Design softmax_4, start of the top module:
module softmax_4 (
    input wire clk,
    input wire reset,
    input wire start,
    input wire [15:0] in0, in1, in2, in3,     
    output reg [7:0] out0, out1, out2, out3, 
    output reg done
);
For scale: ~15000 cells after synthesis, ~130 flip-flops, about 100 I/O pins, ~100000 sq um of cells after synthesis.
export LEC_CHECK = 0
export ABC_AREA = 1
export CAP_MARGIN = 30
export CELL_PAD_IN_SITES_DETAIL_PLACEMENT = 2
export CELL_PAD_IN_SITES_GLOBAL_PLACEMENT = 1
export CORE_ASPECT_RATIO = 1.41
export CORE_MARGIN = 2
export CORE_UTILIZATION = 40
export CTS_CLUSTER_DIAMETER = 390
export CTS_CLUSTER_SIZE = 61
export GPL_ROUTABILITY_DRIVEN = 0
export MAX_ROUTING_LAYER = met5
export PLACE_DENSITY_LB_ADDON = 0.28
export SLEW_MARGIN = 0
export TNS_END_PERCENT = 35
create_clock -name core_clock -period 49.7 [get_ports {clk}]
run.sh (not shown) runs the stock make flow with config.mk's settings and CLKGATE_MAP_FILE=.
The first run failed in detailed placement (3_5_place_dp).
Then changed:
- ABC_AREA: 1 -> not set
- CAP_MARGIN: 30 -> 20
- CELL_PAD_IN_SITES_DETAIL_PLACEMENT: 2 -> not set
- CELL_PAD_IN_SITES_GLOBAL_PLACEMENT: 1 -> not set
- CORE_ASPECT_RATIO: 1.41 -> not set
- CORE_UTILIZATION: 40 -> 66
- CTS_CLUSTER_DIAMETER: 390 -> not set
- CTS_CLUSTER_SIZE: 61 -> not set
- GPL_ROUTABILITY_DRIVEN: 0 -> not set
- MAX_ROUTING_LAYER: met5 -> not set
- PLACE_DENSITY_LB_ADDON: 0.28 -> not set
- SLEW_MARGIN: 0 -> 20
- TNS_END_PERCENT: 35 -> not set
- clock period: 49.7 -> 19.9 ns (I/O delays scaled with it)
Effect: This time the run aborted during global routing (5_1_grt). Area after synthesis came out lower slightly. Die area came out lower by well over a third. Synthesized cell count came out lower by about a fifth.

---

Starting RTL as in the previous note.
// softmax_4
module softmax_4 (
    input wire clk,
    input wire reset,
    input wire start,
    input wire [15:0] in0, in1, in2, in3,     
    output reg [7:0] out0, out1, out2, out3, 
    output reg done
);
    parameter IDLE = 2'd0, EXP = 2'd1, DIVIDE = 2'd2, DONE = 2'd3;
    reg [1:0] state;
    reg [15:0] exp0, exp1, exp2, exp3;
    wire [17:0] sum_exp;
    reg [7:0] result0, result1, result2, result3;
    always @(posedge clk or posedge reset) begin
        if (reset)
            state <= IDLE;
        else begin
            case (state)
                IDLE:    state <= (start) ? EXP : IDLE;
                EXP:     state <= DIVIDE;
                DIVIDE:  state <= DONE;
                DONE:    state <= IDLE;
                default: state <= IDLE;
            endcase
        end
    end
    wire [31:0] x_sq0, x_sq1, x_sq2, x_sq3;
    assign x_sq0 = in0 * in0;
    assign x_sq1 = in1 * in1;
    assign x_sq2 = in2 * in2;
    assign x_sq3 = in3 * in3;
    assign sum_exp = exp0 + exp1 + exp2 + exp3;
    always @(posedge clk) begin
        if (reset) begin
            exp0 <= 0; exp1 <= 0; exp2 <= 0; exp3 <= 0;
            done <= 0;
        end else begin
            case (state)
                EXP: begin
                    exp0 <= 16'd256 + in0 + (x_sq0 >> 9);
                    exp1 <= 16'd256 + in1 + (x_sq1 >> 9);
  ...
clock: 60.0 ns
lec_check: 0
cap_margin: 20
core_margin: 2
core_utilization: 40
cts_cluster_diameter: 372
cts_cluster_size: 98
slew_margin: 5
tns_end_percent: 20
Change:
- CORE_UTILIZATION: 40 -> 58
- CTS_CLUSTER_DIAMETER: 372 -> unset
- CTS_CLUSTER_SIZE: 98 -> unset
- SLEW_MARGIN: 5 -> 20
- TNS_END_PERCENT: 20 -> unset
- clock period: 60.0 -> 56.0 ns (I/O delays scaled with it)
Routed wire length rises by 9.7%.
Via count rises by 11%.
Clock skew falls by 27 ps.
Cell area rises by 11%.
Die size falls by 31%.
Synthesized cell count stays the same.
Area after synthesis stays the same.
Cell count rises by 2.3%.
Worst setup slack degrades by 1400 ps.

---

softmax_4 again, from the RTL that the note above started with.
make LEC_CHECK=0 CAP_MARGIN=20 CORE_MARGIN=2 CORE_UTILIZATION=71 CTS_CLUSTER_DIAMETER=363 CTS_CLUSTER_SIZE=41 MAX_ROUTING_LAYER=met4 SLEW_MARGIN=20 finish   # period 53.1 ns
The starting point finished with setup timing left.
Next try:
Settings changed: CORE_UTILIZATION 71 to 63, CTS_CLUSTER_DIAMETER 363 to default, CTS_CLUSTER_SIZE 41 to default, MAX_ROUTING_LAYER met4 to default.
Clock period 53.1 ns to 46.3 ns, I/O delays scaled along.
The changed run never finished: it broke off in global routing (5_1_grt) on GRT-0232.
Synthesized area stays the same.
Synthesized cell count does not change.
Die area went up by roughly a tenth.
Next try:
Settings changed: ABC_AREA from default to 1, CORE_UTILIZATION 63 to 59.
Clock period 46.3 ns to 45.8 ns, I/O delays scaled along.
The new run died in global routing (5_1_grt) (GRT-0116). Die size grows by 8.6%. Area after synthesis grows by 1.8%. Synthesized cell count rises by 18%.
Next try:
Settings changed: ABC_AREA 1 to default, CORE_UTILIZATION 59 to 40.
Clock period 45.8 ns to 60.0 ns, I/O delays scaled along.
After rerunning: With this change the flow went through all stages and came out clean; die size went up by 44%; synthesized cell count went down by 15%; area after synthesis went down by 1.8%.

---

Starting RTL as in the previous note.
Settings: LEC_CHECK=0, CAP_MARGIN=25, CELL_PAD_IN_SITES_GLOBAL_PLACEMENT=1, CORE_ASPECT_RATIO=1.8, CORE_MARGIN=8, CORE_UTILIZATION=28, GPL_TIMING_DRIVEN=1, MAX_ROUTING_LAYER=met4, MIN_ROUTING_LAYER=met2, PLACE_DENSITY_LB_ADDON=0.24, SLEW_MARGIN=5; clock period 73.5 ns.
The first run went through all stages and came out clean.
Next try:
--- a/flow/config.mk
+++ b/flow/config.mk
@@ -9,9 +9,9 @@
 export CELL_PAD_IN_SITES_GLOBAL_PLACEMENT = 1
 export CORE_ASPECT_RATIO = 1.8
-export CORE_MARGIN = 8
-export CORE_UTILIZATION = 28
+export CORE_MARGIN = 2
+export CORE_UTILIZATION = 58
 export GPL_TIMING_DRIVEN = 1
 export MAX_ROUTING_LAYER = met4
-export MIN_ROUTING_LAYER = met2
+export MIN_ROUTING_LAYER = met1
 export PLACE_DENSITY_LB_ADDON = 0.24
 export SLEW_MARGIN = 5
=>
- routed wire length goes down by about a fifth
- design area decreases by a few percent
- hold slack got worse by 0.011 ns
- sequential share of layout area rises by 0.11 points
- register-to-register slack gets worse by 0.55 ns
- utilization rose by 30 points
- via count shrinks by a quarter to a third
- global-route usage rises by 3.8 points
- synthesized cell count does not change
Next try:
==> flow/config.mk (replaced) <==
export PLATFORM = sky130hd
export DESIGN_NAME = softmax_4
export DESIGN_NICKNAME = softmax_4
export VERILOG_FILES = /design/flow/design.v
export SDC_FILE = /design/flow/constraint.sdc
export NUM_CORES = 4
export LEC_CHECK = 0
export CAP_MARGIN = 20
export CORE_MARGIN = 2
export CORE_UTILIZATION = 57
export SLEW_MARGIN = 20
==> flow/constraint.sdc (replaced) <==
create_clock -name core_clock -period 48.8 [get_ports {clk}]
set_input_delay 9.7600 -clock core_clock [delete_from_list [all_inputs] [get_ports {clk}]]
set_output_delay 9.7600 -clock core_clock [all_outputs]
set_load 0.01 [all_outputs]
The changed run completed and failed the layout checks on setup timing; utilization rose by 19 points; non-clock buffer count rose by 3782; final cell count rose by a quarter to a third; synthesized area does not change; fmax rose by a quarter to a third.

---

Setup of north:
softmax_4 again, from the RTL that the note above started with.
## softmax_4
module softmax_4 (
    input wire clk,
    input wire reset,
    input wire start,
    input wire [15:0] in0, in1, in2, in3,     
    output reg [7:0] out0, out1, out2, out3, 
    output reg done
);
    parameter IDLE = 2'd0, EXP = 2'd1, DIVIDE = 2'd2, DONE = 2'd3;
    reg [1:0] state;
    reg [15:0] exp0, exp1, exp2, exp3;
    wire [17:0] sum_exp;
    reg [7:0] result0, result1, result2, result3;
    always @(posedge clk or posedge reset) begin
        if (reset)
            state <= IDLE;
        else begin
            case (state)
                IDLE:    state <= (start) ? EXP : IDLE;
                EXP:     state <= DIVIDE;
                DIVIDE:  state <= DONE;
                DONE:    state <= IDLE;
                default: state <= IDLE;
            endcase
        end
    end
    wire [31:0] x_sq0, x_sq1, x_sq2, x_sq3;
    assign x_sq0 = in0 * in0;
    assign x_sq1 = in1 * in1;
    assign x_sq2 = in2 * in2;
    assign x_sq3 = in3 * in3;
  ...
make LEC_CHECK=0 CAP_MARGIN=30 CELL_PAD_IN_SITES_DETAIL_PLACEMENT=2 CELL_PAD_IN_SITES_GLOBAL_PLACEMENT=1 CORE_MARGIN=2 CORE_UTILIZATION=40 CTS_CLUSTER_DIAMETER=390 GPL_ROUTABILITY_DRIVEN=0 MAX_ROUTING_LAYER=met4 PLACE_DENSITY=0.48 SLEW_MARGIN=0 finish   # period 49.7 ns
As the logs show, north stopped at detailed placement (3_5_place_dp) after a tool error, so it never reached the end of the flow.
#### Input delta (south over north)
==> flow/config.mk <==
export PLATFORM = sky130hd
export DESIGN_NAME = softmax_4
export DESIGN_NICKNAME = softmax_4
export VERILOG_FILES = /design/flow/design.v
export SDC_FILE = /design/flow/constraint.sdc
export NUM_CORES = 4
export LEC_CHECK = 0
export CAP_MARGIN = 20
export CORE_MARGIN = 2
export CORE_UTILIZATION = 70
export SLEW_MARGIN = 20
==> flow/constraint.sdc <==
create_clock -name core_clock -period 46.3 [get_ports {clk}]
set_input_delay 9.2600 -clock core_clock [delete_from_list [all_inputs] [get_ports {clk}]]
set_output_delay 9.2600 -clock core_clock [all_outputs]
set_load 0.01 [all_outputs]
Results
Tool error DPL-0033 stopped south during clock tree synthesis (4_1_cts); no final results. Summary of south over north: arithmetic-cell share of the synthesized area counting full adders, half adders and majority gates roughly the same, floorplan die height lower. In the tables for south and north, initial cell density of the core reads higher with south. Compared with north, in south row count went down, die size lower.
Changes in east relative to south:
-- flow/config.mk --
<<< south, line 11
>>> east, line 11
export CTS_CLUSTER_DIAMETER = 205
export CTS_CLUSTER_SIZE = 33
==> flow/constraint.sdc <==
create_clock -name core_clock -period 19.9 [get_ports {clk}]
set_input_delay 3.9800 -clock core_clock [delete_from_list [all_inputs] [get_ports {clk}]]
set_output_delay 3.9800 -clock core_clock [all_outputs]
set_load 0.01 [all_outputs]
Results
- Flow for east halted at clock tree synthesis (4_1_cts), error code DPL-0033.
- From south to east, die width did not move at all.
- Compared with south, east shows HPWL after detailed placement that has gone down by a few percent.
- east -> south: number of register bits inferred by synthesis delta 0, exact match
- Area after synthesis came out exactly the same in east and south.
- Total die area of east is on par with south.
- Summary of east over south: number of standard-cell rows in the floorplan ~0 delta; number of standard cells after synthesis stayed essentially flat; weighted congestion reported at the end of routability-driven placement now sits higher; synthesized area divided by synthesized cell count ~0 delta.
- On post-placement worst setup slack: east sits below south.
- Cell area after placement of east exceeds that of south slightly.
> inputs changed (east -> west)
-- flow/config.mk --
<<< east, line 10
export CORE_UTILIZATION = 70
export CTS_CLUSTER_DIAMETER = 205
export CTS_CLUSTER_SIZE = 33
>>> west, line 10
export CORE_UTILIZATION = 52
==> flow/constraint.sdc <==
create_clock -name core_clock -period 55.4 [get_ports {clk}]
set_input_delay 11.0800 -clock core_clock [delete_from_list [all_inputs] [get_ports {clk}]]
set_output_delay 11.0800 -clock core_clock [all_outputs]
set_load 0.01 [all_outputs]
--- outcome ---
The remaining runs in east and west completed every stage, whereas east halted early. As the logs show, east stopped at clock tree synthesis (4_1_cts) after a tool error, so it never reached the end of the flow. Comparing east against west, there is no change at all in area share of and-or/or-and cells after synthesis. Summary — pre-placement core utilization, west relative to east: lower, by 18 points. Diff east and west: die boundary width lower in east. west vs east: die size up in west. HPWL after detailed placement came out lower on west than on east. The synthesized cell count of west and that of east are within noise of each other. In west relative to east, placement row count had gone up by more than 10%. Between west and east, it is west whose placer's final routability congestion estimate is lower, by about 7%.

---

== try-indigo ==
softmax_4 again, from the RTL that the note above started with.
Design softmax_4, start of the top module:
module softmax_4 (
    input wire clk,
    input wire reset,
    input wire start,
    input wire [15:0] in0, in1, in2, in3,     
    output reg [7:0] out0, out1, out2, out3, 
    output reg done
);
==> flow/config.mk <==
export PLATFORM = sky130hd
export DESIGN_NAME = softmax_4
export DESIGN_NICKNAME = softmax_4
export VERILOG_FILES = /design/flow/design.v
export SDC_FILE = /design/flow/constraint.sdc
export NUM_CORES = 4
export LEC_CHECK = 0
export ABC_AREA = 1
export CAP_MARGIN = 25
export CELL_PAD_IN_SITES_GLOBAL_PLACEMENT = 1
export CORE_ASPECT_RATIO = 1.99
export CORE_MARGIN = 8
export CORE_UTILIZATION = 28
export GPL_TIMING_DRIVEN = 0
export MAX_ROUTING_LAYER = met4
export MIN_ROUTING_LAYER = met2
export PLACE_DENSITY_LB_ADDON = 0.24
export SLEW_MARGIN = 5
export TNS_END_PERCENT = 60
==> flow/constraint.sdc <==
create_clock -name core_clock -period 97.2 [get_ports {clk}]
set_input_delay 19.4400 -clock core_clock [delete_from_list [all_inputs] [get_ports {clk}]]
set_output_delay 19.4400 -clock core_clock [all_outputs]
set_load 0.01 [all_outputs]
Here is what was changed in the inputs of try-quartz compared with try-indigo.
# try-indigo
export LEC_CHECK = 0
export ABC_AREA = 1
export CAP_MARGIN = 25
export CELL_PAD_IN_SITES_GLOBAL_PLACEMENT = 1
export CORE_ASPECT_RATIO = 1.99
export CORE_MARGIN = 8
export CORE_UTILIZATION = 28
export GPL_TIMING_DRIVEN = 0
export MAX_ROUTING_LAYER = met4
export MIN_ROUTING_LAYER = met2
export PLACE_DENSITY_LB_ADDON = 0.24
export SLEW_MARGIN = 5
export TNS_END_PERCENT = 60
create_clock -name core_clock -period 97.2 [get_ports {clk}]
# try-quartz
export LEC_CHECK = 0
export CAP_MARGIN = 25
export CELL_PAD_IN_SITES_GLOBAL_PLACEMENT = 1
export CORE_ASPECT_RATIO = 1.8
export CORE_MARGIN = 8
export CORE_UTILIZATION = 48
export CTS_CLUSTER_DIAMETER = 397
export CTS_CLUSTER_SIZE = 100
export GPL_TIMING_DRIVEN = 1
export MAX_ROUTING_LAYER = met4
export MIN_ROUTING_LAYER = met1
export PLACE_DENSITY_LB_ADDON = 0.24
export SLEW_MARGIN = 5
export TNS_END_PERCENT = 10
create_clock -name core_clock -period 73.5 [get_ports {clk}]
Notes after the runs:
Compared with try-indigo, in try-quartz achievable frequency picked up an extra 14%; count of cell instances traversed by the critical path dropped 206; instance area at placement down about 4.7%.
Against try-indigo, try-quartz reports a largest incremental delay on the critical path that is lower.
try-quartz vs try-indigo: floorplan net count down
Summary of try-quartz over try-indigo: tally of filler cells in the layout lost 19,800; met2 capacity usage during global routing increased by 14 points relative to the old numbers.
NOTE: setup slack in try-quartz falls short of that of try-indigo
Going from try-indigo to try-quartz, non-clock buffer instance count of the final layout shrinks by 37%.
Re data required time at the worst endpoint: try-quartz and try-indigo aren't equal, and the lower value belongs to try-quartz.
The global-route usage of try-indigo and that of try-quartz are within noise of each other.
What try-nickel does differently from try-quartz at the input level:
# try-quartz
export LEC_CHECK = 0
export CAP_MARGIN = 25
export CELL_PAD_IN_SITES_GLOBAL_PLACEMENT = 1
export CORE_ASPECT_RATIO = 1.8
export CORE_MARGIN = 8
export CORE_UTILIZATION = 48
export CTS_CLUSTER_DIAMETER = 397
export CTS_CLUSTER_SIZE = 100
export GPL_TIMING_DRIVEN = 1
export MAX_ROUTING_LAYER = met4
export MIN_ROUTING_LAYER = met1
export PLACE_DENSITY_LB_ADDON = 0.24
export SLEW_MARGIN = 5
export TNS_END_PERCENT = 10
create_clock -name core_clock -period 73.5 [get_ports {clk}]
# try-nickel
export LEC_CHECK = 0
export CAP_MARGIN = 25
export CELL_PAD_IN_SITES_GLOBAL_PLACEMENT = 1
export CORE_ASPECT_RATIO = 1.8
export CORE_MARGIN = 2
export CORE_UTILIZATION = 64
export GPL_TIMING_DRIVEN = 1
export MAX_ROUTING_LAYER = met4
export MIN_ROUTING_LAYER = met1
export SLEW_MARGIN = 5
create_clock -name core_clock -period 56.9 [get_ports {clk}]
==> comparison <==
Taking try-quartz as the reference, in try-nickel total setup buffers inserted after CTS shows an increase of 25, final standard cell count with taps included and fillers excluded shows an increase of 476.
met3 wire length up about 120% in try-nickel wrt try-quartz
Of try-quartz and try-nickel, the lower starting density of the core belongs to try-quartz.
Re design area: try-quartz and try-nickel aren't equal, and the lower value belongs to try-quartz.
Compared with try-quartz, in try-nickel sequential fraction of total cell area fell by 0.27 points, number of tapcells fell by 653.
The inputs of try-fjord differ from those of try-nickel as listed below.
# try-nickel
export LEC_CHECK = 0
export CAP_MARGIN = 25
export CELL_PAD_IN_SITES_GLOBAL_PLACEMENT = 1
export CORE_ASPECT_RATIO = 1.8
export CORE_MARGIN = 2
export CORE_UTILIZATION = 64
export GPL_TIMING_DRIVEN = 1
export MAX_ROUTING_LAYER = met4
export MIN_ROUTING_LAYER = met1
export SLEW_MARGIN = 5
create_clock -name core_clock -period 56.9 [get_ports {clk}]
# try-fjord
export LEC_CHECK = 0
export CAP_MARGIN = 25
export CELL_PAD_IN_SITES_GLOBAL_PLACEMENT = 1
export CORE_ASPECT_RATIO = 1.8
export CORE_MARGIN = 2
export CORE_UTILIZATION = 63
export GPL_TIMING_DRIVEN = 1
export MAX_ROUTING_LAYER = met4
export MIN_ROUTING_LAYER = met1
export PLACE_DENSITY = 0.36
export SLEW_MARGIN = 30
create_clock -name core_clock -period 53.5 [get_ports {clk}]
Results
- Relative to try-nickel, the row count measured on try-fjord has increased slightly.
- What the final checks of try-fjord revealed, after a flow that finished every stage, was a layout that fails on setup timing.
- Comparing the two runs side by side, try-fjord comes out behind try-nickel on wire length of the first global-routing pass.
- Wire: try-fjord routes more than try-nickel
- Critical path launch point: exp2[1]$_SDFFE_PP0P_ -> try-fjord, exp2[10]$_SDFFE_PP0P_ -> try-nickel
- Between try-fjord and try-nickel, the net count reported at finish is higher for try-fjord.
- Summary of try-fjord over try-nickel: cell area after placement shows an increase of 9400 sq um.
> inputs changed (try-fjord -> try-sierra)
# try-fjord
export LEC_CHECK = 0
export CAP_MARGIN = 25
export CELL_PAD_IN_SITES_GLOBAL_PLACEMENT = 1
export CORE_ASPECT_RATIO = 1.8
export CORE_MARGIN = 2
export CORE_UTILIZATION = 63
export GPL_TIMING_DRIVEN = 1
export MAX_ROUTING_LAYER = met4
export MIN_ROUTING_LAYER = met1
export PLACE_DENSITY = 0.36
export SLEW_MARGIN = 30
create_clock -name core_clock -period 53.5 [get_ports {clk}]
# try-sierra
export LEC_CHECK = 0
export CAP_MARGIN = 25
export CELL_PAD_IN_SITES_GLOBAL_PLACEMENT = 1
export CORE_ASPECT_RATIO = 1.8
export CORE_MARGIN = 6
export CORE_UTILIZATION = 48
export CTS_CLUSTER_DIAMETER = 397
export CTS_CLUSTER_SIZE = 100
export GPL_TIMING_DRIVEN = 1
export MAX_ROUTING_LAYER = met4
export MIN_ROUTING_LAYER = met1
export PLACE_DENSITY_LB_ADDON = 0.24
export SLEW_MARGIN = 5
export TNS_END_PERCENT = 100
create_clock -name core_clock -period 73.5 [get_ports {clk}]
## What came out
The flow did not stop early for try-sierra: all stages ran, and the layout cleared the timing, design-rule and antenna checks. In try-sierra, met1 routing resource usage after global routing is lower than in try-fjord. try-sierra: layout overhead on the synthesized area 22 points below try-fjord. try-sierra gives less count of final setup violators than try-fjord did. Re first-iteration DRC count: try-sierra is about 32% down on try-fjord. The area of combinational cells with multiple inputs in try-sierra was lower than what try-fjord gave. Re setup slack: try-fjord was lower than try-sierra. Relative to try-fjord, clock skew decreased by 0.0032 ns in try-sierra. Final standard cell area without fillers (try-sierra / try-fjord): 0.826.
[inputs] try-yarrow vs try-sierra
# try-sierra
export LEC_CHECK = 0
export CAP_MARGIN = 25
export CELL_PAD_IN_SITES_GLOBAL_PLACEMENT = 1
export CORE_ASPECT_RATIO = 1.8
export CORE_MARGIN = 6
export CORE_UTILIZATION = 48
export CTS_CLUSTER_DIAMETER = 397
export CTS_CLUSTER_SIZE = 100
export GPL_TIMING_DRIVEN = 1
export MAX_ROUTING_LAYER = met4
export MIN_ROUTING_LAYER = met1
export PLACE_DENSITY_LB_ADDON = 0.24
export SLEW_MARGIN = 5
export TNS_END_PERCENT = 100
create_clock -name core_clock -period 73.5 [get_ports {clk}]
# try-yarrow
export LEC_CHECK = 0
export CAP_MARGIN = 25
export CELL_PAD_IN_SITES_GLOBAL_PLACEMENT = 1
export CORE_ASPECT_RATIO = 1.8
export CORE_MARGIN = 6
export CORE_UTILIZATION = 57
export CTS_CLUSTER_DIAMETER = 397
export CTS_CLUSTER_SIZE = 100
export GPL_TIMING_DRIVEN = 1
export MAX_ROUTING_LAYER = met4
export MIN_ROUTING_LAYER = met1
export PLACE_DENSITY_LB_ADDON = 0.29
export SLEW_MARGIN = 5
export TNS_END_PERCENT = 10
create_clock -name core_clock -period 73.5 [get_ports {clk}]
### Flow results
Diff try-sierra -> try-yarrow: share of the final layout cell area in sequential cells essentially unchanged; minimum setup slack in the final design fell by 0.066 ns; number of buffers created by CTS dropped 8; met2 demand-to-capacity share in global routing up 5.3 points. As far as clock transition time at the flip-flop clock pins of the worst setup and hold paths is concerned, try-sierra and try-yarrow perform about the same. Compared to try-sierra, the routing of try-yarrow uses less wire.
